Setup of run A:
## circ
module circ(clk, reset, pushin, Xin, Rin, pushout, Yout);
input clk,reset,pushin;
input [23:0] Xin,Rin;
output pushout;
output [23:0] Yout;
reg [23:0] Xl,Rl;
reg V1;
reg [47:0] X2,R2,diff,Diff;
reg V2;
reg V3;
reg [24:0] res;
reg [26:0] rv;
always @(posedge(clk) or posedge(reset)) begin
  if(reset) begin
    V1<=0;
    Xl<=0;
    Rl<=0;
  end else begin
    V1<= pushin;
    Xl<= Xin;
    Rl<= Rin;
  end
end
always @(posedge(clk) or posedge(reset)) begin
  if(reset) begin
    V2 <= 0;
    X2 <= 0;
    R2 <= 0;
  end else begin
    V2 <= V1;
    X2 <= Xl*Xl;
    R2 <= Rl*Rl;
  end
end
always @(posedge(clk) or posedge(reset)) begin
 if(reset) begin
  V3 <= 0;
  Diff <= 0;
 end else begin
  V3 <= V2;
  Diff <= R2-X2;
 end
end
integer ix;
always @(*) begin
 res=0;
 rv=0;
 diff=Diff;
 for(ix=0; ix < 24; ix=ix+1) begin 
   rv = { rv[24:0], diff[47:46] };
   diff={ diff[45:0],2'b0};
   if( { 1'b0,res[23:0],2'b1 } <= rv ) begin
     rv=rv - { 1'b0,res[23:0],2'b1 };
     res = { res[23:0],1'b1 };
   end else res= { res[23:0],1'b0 };
 end
end
assign pushout=V3;
assign Yout = res[23:0];
endmodule
Size in the first run: roughly 8400 cells after synthesis, ~190 flip-flops, roughly 70000 um2 of cells after synthesis.
make LEC_CHECK=0 CAP_MARGIN=20 CELL_PAD_IN_SITES_DETAIL_PLACEMENT=2 CORE_MARGIN=3 CORE_UTILIZATION=67 SETUP_SLACK_MARGIN=5.0 SLEW_MARGIN=20 finish   # period 80.0 ns
run.sh (not shown) runs the stock make flow with config.mk's settings and CLKGATE_MAP_FILE=.
The flow ended early for run A: it failed with a tool error in detailed placement (3_5_place_dp).
Here is what was changed in the inputs of run B compared with run A.
Settings: putting HOLD_SLACK_MARGIN at 0.28 where nothing was set; putting CELL_PAD_IN_SITES_GLOBAL_PLACEMENT at 0 where nothing was set; putting TNS_END_PERCENT at 75 where nothing was set; putting CTS_CLUSTER_SIZE at 61 where nothing was set; putting MIN_ROUTING_LAYER at met2 where nothing was set; putting CORE_ASPECT_RATIO at 1.14 where nothing was set; putting MAX_ROUTING_LAYER at met4 where nothing was set; putting GPL_ROUTABILITY_DRIVEN at 0 where nothing was set; swapping 67 for 42 in CORE_UTILIZATION; putting PLACE_DENSITY at 0.72 where nothing was set.
Cmp run B vs run A: floorplan row count higher in run B. Taking run A over run B, the height of the die ratio works out to 0.75. Run B -> run A: cell count after synthesis delta 0, exact match. Run A did not make it past detailed placement (3_5_place_dp), where a tool error ended it. What ended run B was a tool error in global routing (5_1_grt); the run never finished.
> inputs changed (run B -> run C)
Settings: clearing MAX_ROUTING_LAYER, which used to be met4; clearing PLACE_DENSITY, which used to be 0.72; clearing GPL_ROUTABILITY_DRIVEN, which used to be 0; swapping 75 for 40 in TNS_END_PERCENT; clearing CTS_CLUSTER_SIZE, which used to be 61; swapping 42 for 67 in CORE_UTILIZATION.
## What came out
Run C ends up with a initial core utilization that is 25 points higher than in run B. Re fraction of the mapped netlist area in simple logic gates: no difference whatsoever between run C and run B. [run C] core outline area fell 61000 um2 relative to run B. Diff run B..run C | fraction of registers with async set or reset after synthesis | negligible. Run C ends up with a floorplan row count that is 33 lower than in run B. Run B -> run C: register share after synthesis delta 0, exact match. The flow ended early for run C: it failed with a tool error in detailed placement (3_5_place_dp). Going from run B to run C, floorplan die width shrank by more than 10%.
Input changes introduced in run D (baseline for comparison: run C):
Settings: CELL_PAD_IN_SITES_GLOBAL_PLACEMENT changed from 0 to 1; CORE_UTILIZATION changed from 67 to 53; MIN_ROUTING_LAYER removed (was met2); TNS_END_PERCENT removed (was 40); PLACE_DENSITY newly set to 0.8; SETUP_SLACK_MARGIN removed (was 5.0); CORE_MARGIN changed from 3 to 2; CTS_CLUSTER_SIZE newly set to 99; CELL_PAD_IN_SITES_DETAIL_PLACEMENT removed (was 2); SLEW_MARGIN changed from 20 to 40; ABC_AREA newly set to 0; CORE_ASPECT_RATIO removed (was 1.14); CTS_CLUSTER_DIAMETER newly set to 333; HOLD_SLACK_MARGIN removed (was 0.28).
- Run D was carried through to the last stage, and its layout satisfied the timing, design-rule and antenna checks.
- Run D -> run C: post-synthesis compound-gate area fraction delta 0, exact match
- As far as register bit count reported by yosys goes, run C and run D are indistinguishable; the numbers are identical.
- There was hardly any difference in gate count of the mapped netlist between run D and run C.
- Diff run C -> run D: floorplan core area higher; area of the die higher; die span in y higher; initial core utilization lower; horizontal die dimension higher.
- Looking at final weighted congestion in routability-driven placement, run D sits 0.21 below run C.
- Area after synthesis came out exactly the same in run D and run C.
> inputs changed (run D -> run E)
Settings: PLACE_DENSITY: 0.8 -> 0.35; SLEW_MARGIN: 40 -> 0; CORE_MARGIN: 2 -> 10.
Run E: done, clean on timing, DRC and antenna. Hold slack in run E vs run D: down 0.012 ns. Looking at count of fill cells added during filler insertion, run E sits 63 above run D. Cmp run D and run E / global-route wire length before repair / lower: run D. Row largest stage delay on the critical path: run E higher / run D lower. The flop share of the area on run D is in line with that on run E. Compared run E vs run D, and post-place setup slack is down in run E. The lower part of the cycle the worst path needs of run D and run E is in run D. Between run D and run E, the utilization figures differ only marginally.

========
alpha:
The RTL this note starts from:
==> flow/design.v <==
`timescale 1ns/10ps
module circ(clk, reset, pushin, Xin, Rin, pushout, Yout);
input clk,reset,pushin;
input [23:0] Xin,Rin;
output pushout;
output [23:0] Yout;
reg [23:0] Xl,Rl;
reg V1;
reg [47:0] X2,R2,diff,Diff;
reg V2;
reg V3;
reg [24:0] res;
reg [26:0] rv;
always @(posedge(clk) or posedge(reset)) begin
  if(reset) begin
    V1<=0;
    Xl<=0;
    Rl<=0;
  end else begin
    V1<= pushin;
    Xl<= Xin;
    Rl<= Rin;
  end
end
always @(posedge(clk) or posedge(reset)) begin
  if(reset) begin
    V2 <= 0;
    X2 <= 0;
    R2 <= 0;
  end else begin
    V2 <= V1;
    X2 <= Xl*Xl;
    R2 <= Rl*Rl;
  end
end
always @(posedge(clk) or posedge(reset)) begin
 if(reset) begin
  V3 <= 0;
  Diff <= 0;
 end else begin
  V3 <= V2;
  Diff <= R2-X2;
 end
end
integer ix;
always @(*) begin
 res=0;
 rv=0;
 diff=Diff;
 for(ix=0; ix < 24; ix=ix+1) begin 
   rv = { rv[24:0], diff[47:46] };
   diff={ diff[45:0],2'b0};
   if( { 1'b0,res[23:0],2'b1 } <= rv ) begin
     rv=rv - { 1'b0,res[23:0],2'b1 };
     res = { res[23:0],1'b1 };
   end else res= { res[23:0],1'b0 };
 end
end
assign pushout=V3;
assign Yout = res[23:0];
endmodule
export LEC_CHECK = 0
export ABC_AREA = 1
export CAP_MARGIN = 15
export CELL_PAD_IN_SITES_DETAIL_PLACEMENT = 0
export CORE_MARGIN = 2
export CORE_UTILIZATION = 72
export CTS_CLUSTER_DIAMETER = 216
export GPL_TIMING_DRIVEN = 1
export SETUP_SLACK_MARGIN = -2.0
export SLEW_MARGIN = 30
create_clock -name core_clock -period 45.5 [get_ports {clk}]
alpha never completed; the flow aborted with a tool error in global routing.
> inputs changed (alpha -> beta)
- CAP_MARGIN now 20, was 15
- GPL_TIMING_DRIVEN no longer set, was 1
- CTS_CLUSTER_DIAMETER no longer set, was 216
- SETUP_SLACK_MARGIN no longer set, was -2.0
- ABC_AREA no longer set, was 1
- CORE_UTILIZATION now 65, was 72
- CELL_PAD_IN_SITES_DETAIL_PLACEMENT no longer set, was 0
- SLEW_MARGIN now 20, was 30
- the clock period (ns, I/O delays scaled along) now 65.1, was 45.5
## What came out
- [flow] beta | stages: complete | final checks: fail | reason: negative setup slack
- Diff alpha -> beta: share of the synthesized netlist area taken by xor and xnor gates increased by 1.5 points relative to the old numbers; count of instantiated cells in the yosys netlist decreased by 2,449 relative to the old numbers; half-perimeter wire length after placement decreased by 18% relative to the old numbers.
- Compared to alpha, beta has multiplexer area fraction after synthesis 1.4 points higher.
- beta vs alpha: overall die height up
- In beta relative to alpha, cell count after synthesis had gone down by more than 10%.
- Die size: beta vs alpha up 3.1%
- [beta vs alpha] post-synthesis share of cell area spent on and-or and or-and gates: higher in beta
#### Input delta (gamma over beta)
- swapping 65 for 14 in CORE_UTILIZATION
- swapping 65.1 for 124.0 in the clock period (ns, I/O delays scaled along)
## What came out
gamma finished end to end and its layout was clean on timing, DRC and antenna. Looking at slew at the pin closest to its max-slew limit, gamma sits below beta. Compared with beta, gamma shows a first-iteration DRC count that is 39% lower. nor4b_4 as the slowest cell on the critical path was reported by gamma, and or4_4 by beta. Changes observed in gamma relative to beta: detailed route wirelength on metal2 shows a reduction of 11%; routed wire length now smaller; number of standard-cell rows in the floorplan picked up an extra 139. Sort beta and gamma by flop share of the area, descending, and gamma comes first. beta has higher design area than gamma.
> inputs changed (gamma -> delta)
- CORE_UTILIZATION changed from 14 to 45
- the clock period (ns, I/O delays scaled along) changed from 124.0 to 71.4
Results
As far as clock latency reported for the late side of the worst-skew pair is concerned, gamma and delta perform about the same. From gamma to delta the numbers moved as follows: post-detailed-routing wire length went up; overall die area dropped about 70%; setup slack has decreased.
